## old
Design CONV, start of the top module:
module  CONV(
	input	wire				clk,
	input	wire				reset,
	output reg 				busy,	
	input	wire				ready,	
	output reg [11:0]	iaddr,
	input	wire [19:0] idata, 		 
	output reg	 			cwr,
	output reg [11:0]	caddr_wr,
	output reg [19:0]	cdata_wr,  
	output reg	 			crd,
	output reg [11:0]	caddr_rd, 
	input	wire [19:0]	cdata_rd,  
	output reg [2:0] 	csel	 
);
Size: about 290 flip-flops, roughly 110 I/O pins.
clock: 1.76 ns
lec_check: 0
cap_margin: 15
cell_pad_in_sites_global_placement: 0
core_aspect_ratio: 1.13
core_margin: 2
core_utilization: 72
cts_cluster_size: 24
gpl_timing_driven: 1
hold_slack_margin: -0.06
max_routing_layer: met4
setup_slack_margin: -0.17
slew_margin: 35
tns_end_percent: 30
run.sh (not shown) runs the stock make flow with config.mk's settings and CLKGATE_MAP_FILE=.
Flow for old halted at clock tree synthesis, error code DPL-0038.
Modified inputs, new compared to old
- removing HOLD_SLACK_MARGIN (formerly -0.06)
- removing SETUP_SLACK_MARGIN (formerly -0.17)
- changing CTS_CLUSTER_SIZE from 24 to 38
- changing SLEW_MARGIN from 35 to 20
- removing CORE_ASPECT_RATIO (formerly 1.13)
- removing CELL_PAD_IN_SITES_GLOBAL_PLACEMENT (formerly 0)
- changing CORE_UTILIZATION from 72 to 68
- removing TNS_END_PERCENT (formerly 30)
- removing GPL_TIMING_DRIVEN (formerly 1)
- changing CAP_MARGIN from 15 to 20
- changing the clock period (ns, I/O delays scaled along) from 1.76 to 4.72
## What came out
new finished all stages; the layout is clean.
Looking at detailed placement HPWL, new sits 19 mm below old.
new vs. old: floorplan-stage core utilization went down by 4.2 points.
In the reports for old and new, the smaller die span in x belongs to old.

run A:
Starting RTL as in the previous note.
make LEC_CHECK=0 CAP_MARGIN=15 CELL_PAD_IN_SITES_GLOBAL_PLACEMENT=0 CORE_ASPECT_RATIO=0.91 CORE_MARGIN=2 CORE_UTILIZATION=72 CTS_CLUSTER_SIZE=24 GPL_TIMING_DRIVEN=1 HOLD_SLACK_MARGIN=-0.06 MAX_ROUTING_LAYER=met4 SETUP_SLACK_MARGIN=-0.17 SLEW_MARGIN=35 TNS_END_PERCENT=5 finish   # period 1.72 ns
Flow for run A halted at clock tree synthesis, error code DPL-0038.
#### Input delta (run B over run A)
Settings: SETUP_SLACK_MARGIN removed (was -0.17); TNS_END_PERCENT removed (was 5); CORE_ASPECT_RATIO removed (was 0.91); CTS_CLUSTER_SIZE removed (was 24); GPL_TIMING_DRIVEN removed (was 1); HOLD_SLACK_MARGIN removed (was -0.06); CAP_MARGIN changed from 15 to 20; MAX_ROUTING_LAYER removed (was met4); CORE_UTILIZATION changed from 72 to 71; SLEW_MARGIN changed from 35 to 20; CELL_PAD_IN_SITES_GLOBAL_PLACEMENT removed (was 0); PLACE_DENSITY newly set to 0.36; the clock period (ns, I/O delays scaled along) changed from 1.72 to 3.23.
Findings:
Run B ran in full, but the layout does not pass; the checks complain about setup timing.
Detailed-placement wirelength estimate: run B < run A
Going from run A to run B, vertical die dimension grows by about 5.4%.
Higher overall die width was reported by run A, not run B.
There was hardly any difference in proportion of synthesized chip area in sequential cells between run B and run A.
Comparing worst slack after detailed placement for run A and run B, the smaller number came from run A.
Die size: run B exceeds run A
| cell area after placement | higher: run A |
Input-level comparison between run C and run B:
Settings: GPL_ROUTABILITY_DRIVEN now 0, previously not set; PLACE_DENSITY no longer set, was 0.36; SETUP_SLACK_MARGIN now 1.87, previously not set; CORE_UTILIZATION now 40, was 71; TNS_END_PERCENT now 50, previously not set; MIN_ROUTING_LAYER now met1, previously not set; GPL_TIMING_DRIVEN now 0, previously not set; MAX_ROUTING_LAYER now met4, previously not set; SLEW_MARGIN now 10, was 20; the clock period (ns, I/O delays scaled along) now 10.0, was 3.23.
Findings:
- Of run C and run B, the lower clock network power share belongs to run B.
- From run B to run C the numbers moved as follows: global-route usage down 19 points; minimum setup slack among reg-to-reg paths up 5620 ps; slew of the pin with the lowest slew margin up 140 ps.
- When run C is measured against run B, its share of power burned in combinational logic turns out 4.6 points lower.
- | area growth from synthesis to layout | lower: run C |
- Run C completed; timing, DRC and antenna clean
Input changes introduced in run D (baseline for comparison: run C):
Settings: ABC_AREA newly set to 1; TNS_END_PERCENT removed (was 50); SETUP_SLACK_MARGIN changed from 1.87 to 0.29; GPL_TIMING_DRIVEN removed (was 0); SLEW_MARGIN changed from 10 to 20; CTS_CLUSTER_SIZE newly set to 38; GPL_ROUTABILITY_DRIVEN removed (was 0); MIN_ROUTING_LAYER removed (was met1); CORE_UTILIZATION changed from 40 to 72; HOLD_SLACK_MARGIN newly set to -0.09; the clock period (ns, I/O delays scaled along) changed from 10.0 to 3.5.
--- outcome ---
Number of antenna violations at the first check in global routing: run D vs run C up 5. Run C → run D: length of the first detailed-routing pass in iterations increased by 3 relative to the old numbers; relative max-transition margin increased by 2.9 points relative to the old numbers. Of run D and run C, the run reporting the higher reported leakage power was run D. The capture point of the worst path comes out cdata_wr[11] in one run and state_step[1] in the other, namely in run C and run D respectively. Compared with run C, run D shows a lower delay contributed by the slowest stage of the critical path. Run D vs run C, global-route total usage across every layer went up by 23 points. Run C -> run D: count of antenna-violating nets left after detailed routing delta 0, exact match. Hold slack: run D > run C. Going from run C to run D, total power rose 11 mW; fraction of area in non-clock buffers moved down; cell count has increased.

== job 101 ==
Starting RTL as in the previous note.
==> flow/config.mk <==
export PLATFORM = sky130hd
export DESIGN_NAME = CONV
export DESIGN_NICKNAME = CONV
export VERILOG_FILES = /design/flow/design.v
export SDC_FILE = /design/flow/constraint.sdc
export NUM_CORES = 4
export LEC_CHECK = 0
export CAP_MARGIN = 20
export CORE_MARGIN = 2
export CORE_UTILIZATION = 72
export CTS_CLUSTER_DIAMETER = 230
export PLACE_DENSITY = 0.65
export SETUP_SLACK_MARGIN = -0.65
export SLEW_MARGIN = 20
==> flow/constraint.sdc <==
create_clock -name core_clock -period 8.35 [get_ports {clk}]
set_input_delay 1.6700 -clock core_clock [delete_from_list [all_inputs] [get_ports {clk}]]
set_output_delay 1.6700 -clock core_clock [all_outputs]
set_load 0.01 [all_outputs]
Changes in job 102 relative to job 101:
# job 101
export LEC_CHECK = 0
export CAP_MARGIN = 20
export CORE_MARGIN = 2
export CORE_UTILIZATION = 72
export CTS_CLUSTER_DIAMETER = 230
export PLACE_DENSITY = 0.65
export SETUP_SLACK_MARGIN = -0.65
export SLEW_MARGIN = 20
create_clock -name core_clock -period 8.35 [get_ports {clk}]
# job 102
export LEC_CHECK = 0
export CAP_MARGIN = 20
export CELL_PAD_IN_SITES_GLOBAL_PLACEMENT = 0
export CORE_ASPECT_RATIO = 1.13
export CORE_MARGIN = 2
export CORE_UTILIZATION = 72
export CTS_CLUSTER_SIZE = 24
export GPL_TIMING_DRIVEN = 1
export MAX_ROUTING_LAYER = met4
export SETUP_SLACK_MARGIN = 0.27
export SLEW_MARGIN = 10
export TNS_END_PERCENT = 30
create_clock -name core_clock -period 2.32 [get_ports {clk}]
## What came out
On post-synthesis compound-gate area fraction, job 101 and job 102 are neck and neck. Tool error DPL-0038 stopped job 102 during 4_1_cts; no final results. Higher core utilization before placement was reported by job 101, not job 102. Job 102: cell total after placement about 20% above job 101.

Setup of try-fjord:
Starting RTL as in the previous note.
clock: 3.21 ns
lec_check: 0
cap_margin: 20
cell_pad_in_sites_global_placement: 0
core_aspect_ratio: 1.13
core_margin: 2
core_utilization: 71
cts_cluster_diameter: 54
cts_cluster_size: 38
gpl_timing_driven: 1
max_routing_layer: met4
place_density: 0.65
setup_slack_margin: 0.56
slew_margin: 10
tns_end_percent: 30
try-fjord: it failed with a tool error in global routing (5_1_grt), so there are no final results.
Input changes introduced in try-xenon (baseline for comparison: try-fjord):
- PLACE_DENSITY: 0.65 -> unset
- CAP_MARGIN: 20 -> 15
- SETUP_SLACK_MARGIN: 0.56 -> -0.17
- CTS_CLUSTER_DIAMETER: 54 -> unset
- TNS_END_PERCENT: 30 -> 5
- CTS_CLUSTER_SIZE: 38 -> 24
- SLEW_MARGIN: 10 -> 35
- HOLD_SLACK_MARGIN: unset -> -0.06
- CORE_UTILIZATION: 71 -> 72
- the clock period (ns, I/O delays scaled along): 3.21 -> 1.72
Findings:
Number of standard-cell rows in the floorplan ends up lower on try-xenon.
Going from try-fjord to try-xenon, die area shrank slightly.
try-xenon: DPL-0038 in clock tree synthesis (4_1_cts) -> run aborted
Sort try-xenon and try-fjord by cell total after placement, descending, and try-xenon comes first.
Between try-fjord and try-xenon, estimated wirelength of the detail-placed design increased.
Summary of try-xenon over try-fjord: effective utilization at floorplan now sits higher, area of the synthesized netlist per yosys stat comparable, horizontal die dimension lost 0.68%.
Input-level comparison between try-ember and try-xenon:
- SLEW_MARGIN changed from 35 to 20
- SETUP_SLACK_MARGIN removed (was -0.17)
- CORE_ASPECT_RATIO removed (was 1.13)
- MAX_ROUTING_LAYER removed (was met4)
- TNS_END_PERCENT removed (was 5)
- HOLD_SLACK_MARGIN removed (was -0.06)
- CTS_CLUSTER_SIZE removed (was 24)
- GPL_TIMING_DRIVEN removed (was 1)
- CELL_PAD_IN_SITES_GLOBAL_PLACEMENT removed (was 0)
- CAP_MARGIN changed from 15 to 20
- CORE_UTILIZATION changed from 72 to 64
- the clock period (ns, I/O delays scaled along) changed from 1.72 to 4.85
## What came out
- In summary, try-ember completed successfully, with a layout that passed the timing, design-rule and antenna checks.
- Diff try-xenon -> try-ember | overall die area | increase of about 12%
- Worst setup slack before clock tree synthesis: lower on try-xenon
- On number of placed instances, taps included: between try-xenon and try-ember, it ends up higher for try-xenon.
- try-ember vs try-xenon — horizontal die size rose 20 um.
Here is what was changed in the inputs of try-maple compared with try-ember.
- CORE_UTILIZATION: 64 -> 63
- the clock period (ns, I/O delays scaled along): 4.85 -> 5.77
Notes after the runs:
Looking at setup slack, try-maple sits above try-ember.
Summary: max-slew headroom at the worst pin, try-maple better than try-ember
The final reports for try-maple and try-ember show leakage power higher in the former.
try-maple ends up with lower power than try-ember does.
When try-maple is set beside try-ember, its non-clock buffer count turns out to be about 0.8% smaller.
Relative to try-maple, the following input files were edited for try-violet:
- an added SETUP_SLACK_MARGIN of 0.96
- an added TNS_END_PERCENT of 5
- an added CTS_CLUSTER_SIZE of 35
- a change of CORE_UTILIZATION from 63 to 69
- a change of the clock period (ns, I/O delays scaled along) from 5.77 to 3.23
==> results <==
In try-violet the implementation ran to completion but is not tape-out ready, as the final checks report setup timing.
Going from try-maple to try-violet, clock-pin transition on the worst setup and hold timing paths was more or less identical, cell area picked up an extra about 17%, multi-input gate count roughly the same, aggregate global-route resource usage up 7.7 points.

Starting RTL as in the previous note.
make LEC_CHECK=0 CAP_MARGIN=20 CORE_MARGIN=2 CORE_UTILIZATION=72 CTS_CLUSTER_DIAMETER=29 MAX_ROUTING_LAYER=met4 SETUP_SLACK_MARGIN=0.33 SLEW_MARGIN=20 finish   # period 3.33 ns
The first run did not get past 5_1_grt on GRT-0116.
Next try:
CORE_UTILIZATION = 40   (was 72)
CTS_CLUSTER_DIAMETER = not set   (was 29)
MAX_ROUTING_LAYER = not set   (was met4)
SETUP_SLACK_MARGIN = not set   (was 0.33)
clock period = 5.77 ns   (was 3.33 ns; I/O delays follow)
Outcome: The changed run ran to the end with no violations; area after synthesis is unchanged; die area increases by 78%; synthesized cell count stays the same.
Next try:
ABC_AREA = 1   (was not set)
CELL_PAD_IN_SITES_DETAIL_PLACEMENT = 2   (was not set)
CORE_MARGIN = 4   (was 2)
GPL_ROUTABILITY_DRIVEN = 0   (was not set)
GPL_TIMING_DRIVEN = 1   (was not set)
MAX_ROUTING_LAYER = met4   (was not set)
MIN_ROUTING_LAYER = met2   (was not set)
SLEW_MARGIN = 35   (was 20)
TNS_END_PERCENT = 50   (was not set)
clock period = 10.0 ns   (was 5.77 ns; I/O delays follow)
Effect:
- With this change the flow did not get past 5_1_grt
- area after synthesis goes up by about a fifth
- die area goes up by about a fifth
- synthesized cell count goes up by well over a third
Next try:
ABC_AREA = not set   (was 1)
CELL_PAD_IN_SITES_DETAIL_PLACEMENT = not set   (was 2)
CORE_MARGIN = 2   (was 4)
CORE_UTILIZATION = 72   (was 40)
GPL_ROUTABILITY_DRIVEN = not set   (was 0)
GPL_TIMING_DRIVEN = not set   (was 1)
MAX_ROUTING_LAYER = not set   (was met4)
MIN_ROUTING_LAYER = not set   (was met2)
SETUP_SLACK_MARGIN = -0.65   (was not set)
SLEW_MARGIN = 20   (was 35)
TNS_END_PERCENT = not set   (was 50)
clock period = 8.35 ns   (was 10.0 ns; I/O delays follow)
What happened: The changed run finished with timing, DRC and antenna clean; synthesized cell count came out lower by 36%; synthesized area went down by about 14%; die size goes down by about 53%.

CONV again, from the RTL that the note above started with.
Settings: LEC_CHECK=0, CAP_MARGIN=20, CORE_MARGIN=2, CORE_UTILIZATION=11, SLEW_MARGIN=20; clock period 13.8 ns.
The first run went through all stages and came out clean.
Change:
- CORE_UTILIZATION: 11 -> 69
- CTS_CLUSTER_SIZE: unset -> 35
- clock period: 13.8 -> 3.23 ns (I/O delays scaled with it)
The changed run finished with negative setup slack left.
Utilization came out higher by 70 points.
Routed wire length came out lower by a few percent.
Die area came out lower by well over a third.
Design area came out lower by a few percent.
First-iteration DRC count came out higher by about a fifth.
Power figures rest on the tool's default switching activity, not on a simulated workload.
